== v6 ==
## axis_matmul2x2
module axis_matmul2x2(
    input                       clk             ,
    input                       rst             ,
    input                       s_axis_tvalid   ,
    input     [31 : 0]          s_axis_tdata    ,
    input                       s_axis_tlast    ,
    output                      s_axis_tready   ,
    output                      m_axis_tvalid   ,
    output    [31 : 0]          m_axis_tdata    ,
    output                      m_axis_tlast    ,
    input                       m_axis_tready   
);
    wire [3:0]  io_in_a_0;
    wire [3:0]  io_in_a_1;
    wire [3:0]  io_in_b_0;
    wire [3:0]  io_in_b_1;
    wire [15:0] io_out_c_0;
    wire [15:0] io_out_c_1;
    assign io_in_a_0 = s_axis_tdata[00+:4];
    assign io_in_a_1 = s_axis_tdata[08+:4];
    assign io_in_b_0 = s_axis_tdata[16+:4];
    assign io_in_b_1 = s_axis_tdata[24+:4];
    assign m_axis_tdata = {io_out_c_1,io_out_c_0};
    assign m_axis_tlast = m_axis_tvalid;
    top u_top(
        .clock        (clk              ),
        .reset        (rst              ),
        .io_in_valid  (s_axis_tvalid    ),
        .io_out_ready (s_axis_tready    ),
        .io_in_a_0    (io_in_a_0        ),
        .io_in_a_1    (io_in_a_1        ),
        .io_in_b_0    (io_in_b_0        ),
        .io_in_b_1    (io_in_b_1        ),
        .io_in_c_0    (16'b0            ),
        .io_in_c_1    (16'b0            ),
        .io_out_valid (m_axis_tvalid    ),
  ...
Size: about 1400 cells after synthesis, ~72 I/O pins, about 0.014 sq mm of cells after synthesis.
export LEC_CHECK = 0
export CAP_MARGIN = 30
export CELL_PAD_IN_SITES_DETAIL_PLACEMENT = 2
export CELL_PAD_IN_SITES_GLOBAL_PLACEMENT = 0
export CORE_MARGIN = 2
export CORE_UTILIZATION = 27
export CTS_CLUSTER_DIAMETER = 307
export GPL_ROUTABILITY_DRIVEN = 1
export MAX_ROUTING_LAYER = met4
export MIN_ROUTING_LAYER = met2
export PLACE_DENSITY_LB_ADDON = 0.02
export SETUP_SLACK_MARGIN = 2.55
export SLEW_MARGIN = 25
export TNS_END_PERCENT = 95
create_clock -name core_clock -period 10.7 [get_ports {clk}]
run.sh (not shown) runs the stock make flow with config.mk's settings and CLKGATE_MAP_FILE=.
Both conditions hold for v6: the flow ran to the end and the final layout passed the timing, DRC and antenna checks.
Relative to v6, the following input files were edited for v7:
Settings: clearing MIN_ROUTING_LAYER, which used to be met2; clearing MAX_ROUTING_LAYER, which used to be met4; swapping 30 for 20 in CAP_MARGIN; clearing SETUP_SLACK_MARGIN, which used to be 2.55; clearing CELL_PAD_IN_SITES_DETAIL_PLACEMENT, which used to be 2; clearing TNS_END_PERCENT, which used to be 95; clearing CTS_CLUSTER_DIAMETER, which used to be 307; clearing CELL_PAD_IN_SITES_GLOBAL_PLACEMENT, which used to be 0; clearing PLACE_DENSITY_LB_ADDON, which used to be 0.02; swapping 27 for 10 in CORE_UTILIZATION; clearing GPL_ROUTABILITY_DRIVEN, which used to be 1; swapping 25 for 20 in SLEW_MARGIN; swapping 10.7 for 9.59 in the clock period (ns, I/O delays scaled along).
Comparing v6 and v7, the lower setup slack was measured on v7.
Sequential share of layout area in v7 vs v6: down 2.4 points
Power density relative to cell area down 4.5% in v7 wrt v6
Diff v7..v6 | number of cells produced by synthesis | unchanged
Diff v6 and v7: number of antenna violations at the first check in global routing lower in v6
Est. power | v7 vs v6 | v7 higher
Re static leakage power: v7 is about 2.3% down on v6.
Re worst clock skew: v7 is 35 ps up on v6.
Layout overhead on the synthesized area in v7 vs v6: up 8.9 points

* * *

== run A ==
axis_matmul2x2 again, from the RTL that the note above started with.
Design axis_matmul2x2, start of the top module:
module axis_matmul2x2(
    input                       clk             ,
    input                       rst             ,
    input                       s_axis_tvalid   ,
    input     [31 : 0]          s_axis_tdata    ,
    input                       s_axis_tlast    ,
    output                      s_axis_tready   ,
    output                      m_axis_tvalid   ,
    output    [31 : 0]          m_axis_tdata    ,
    output                      m_axis_tlast    ,
    input                       m_axis_tready   
);
Settings: LEC_CHECK=0, ABC_AREA=0, CAP_MARGIN=20, CELL_PAD_IN_SITES_GLOBAL_PLACEMENT=3, CORE_ASPECT_RATIO=1.29, CORE_MARGIN=7, CORE_UTILIZATION=52, CTS_CLUSTER_DIAMETER=57, CTS_CLUSTER_SIZE=22, HOLD_SLACK_MARGIN=0.07, PLACE_DENSITY=0.47, SETUP_SLACK_MARGIN=-0.44, SLEW_MARGIN=10; clock period 7.41 ns.
Run A failed in global placement without I/O with GPL-0301.
For run B, these inputs were changed with respect to run A:
- an added CELL_PAD_IN_SITES_DETAIL_PLACEMENT of 2
- a deleted SETUP_SLACK_MARGIN that had been -0.44
- a change of CELL_PAD_IN_SITES_GLOBAL_PLACEMENT from 3 to 1
- an added MIN_ROUTING_LAYER of met2
- a change of the clock period (ns, I/O delays scaled along) from 7.41 to 10.0
Notes after the runs:
Tool error DPL-0033 stopped run B during clock tree synthesis; no final results.
Run A and run B ended up with roughly the same area fraction in full adders, half adders and majority gates.
The area of the synthesized netlist per yosys stat of run A and that of run B are within noise of each other.
As far as fraction of registers with async set/reset goes, run A and run B are indistinguishable; the numbers are identical.
Comparing run A against run B, there is no change at all in mean post-synth cell area.
Complex-gate fraction of the synthesized area came out exactly the same in run A and run B.
Comparing run B against run A, there is no change at all in post-synthesis simple-gate area fraction.
From run A to run B the numbers moved as follows: summed instance area of the synthesized netlist held; total core area held; die size held; part of the Yosys area used for sequential elements held.
diff inputs: run B => run C
- a change of CORE_MARGIN from 7 to 2
- a deleted MIN_ROUTING_LAYER that had been met2
- a deleted CTS_CLUSTER_DIAMETER that had been 57
- a deleted HOLD_SLACK_MARGIN that had been 0.07
- a deleted PLACE_DENSITY that had been 0.47
- a deleted ABC_AREA that had been 0
- a deleted CORE_ASPECT_RATIO that had been 1.29
- a change of CORE_UTILIZATION from 52 to 58
- a deleted CELL_PAD_IN_SITES_DETAIL_PLACEMENT that had been 2
- a deleted CELL_PAD_IN_SITES_GLOBAL_PLACEMENT that had been 1
- a change of SLEW_MARGIN from 10 to 20
- a deleted CTS_CLUSTER_SIZE that had been 22
- a change of the clock period (ns, I/O delays scaled along) from 10.0 to 4.11
--- outcome ---
The remaining runs in run B and run C completed every stage, whereas run B halted early.
[flow] run C | stages: complete | final checks: fail | reason: negative setup slack
Run B | ERROR | clock tree synthesis
Re net count after synthesis: no difference whatsoever between run B and run C.
Changes observed in run C relative to run B: final estimated routing congestion in global placement lower, effective utilization at floorplan grew by 5.9 points.
Per the comparison of run C with run B, detailed-placement wirelength estimate fell by 14 mm, yosys synthesis chip area stayed essentially flat.
Diff run B..run C | area fraction in full adders, half adders and majority gates | unchanged
Looking at cell total after placement, run C sits about 0.5% higher than run B does.
Diff run B and run C: placeable core region higher in run B
The number of rows created at floorplan of run C falls short of that of run B by 16%.
As far as area after synthesis goes, run C and run B are indistinguishable; the numbers are identical.
Run C vs run B — die area dropped by more than 10%
No activity file was given, so power comes from the tool's default toggle rates.
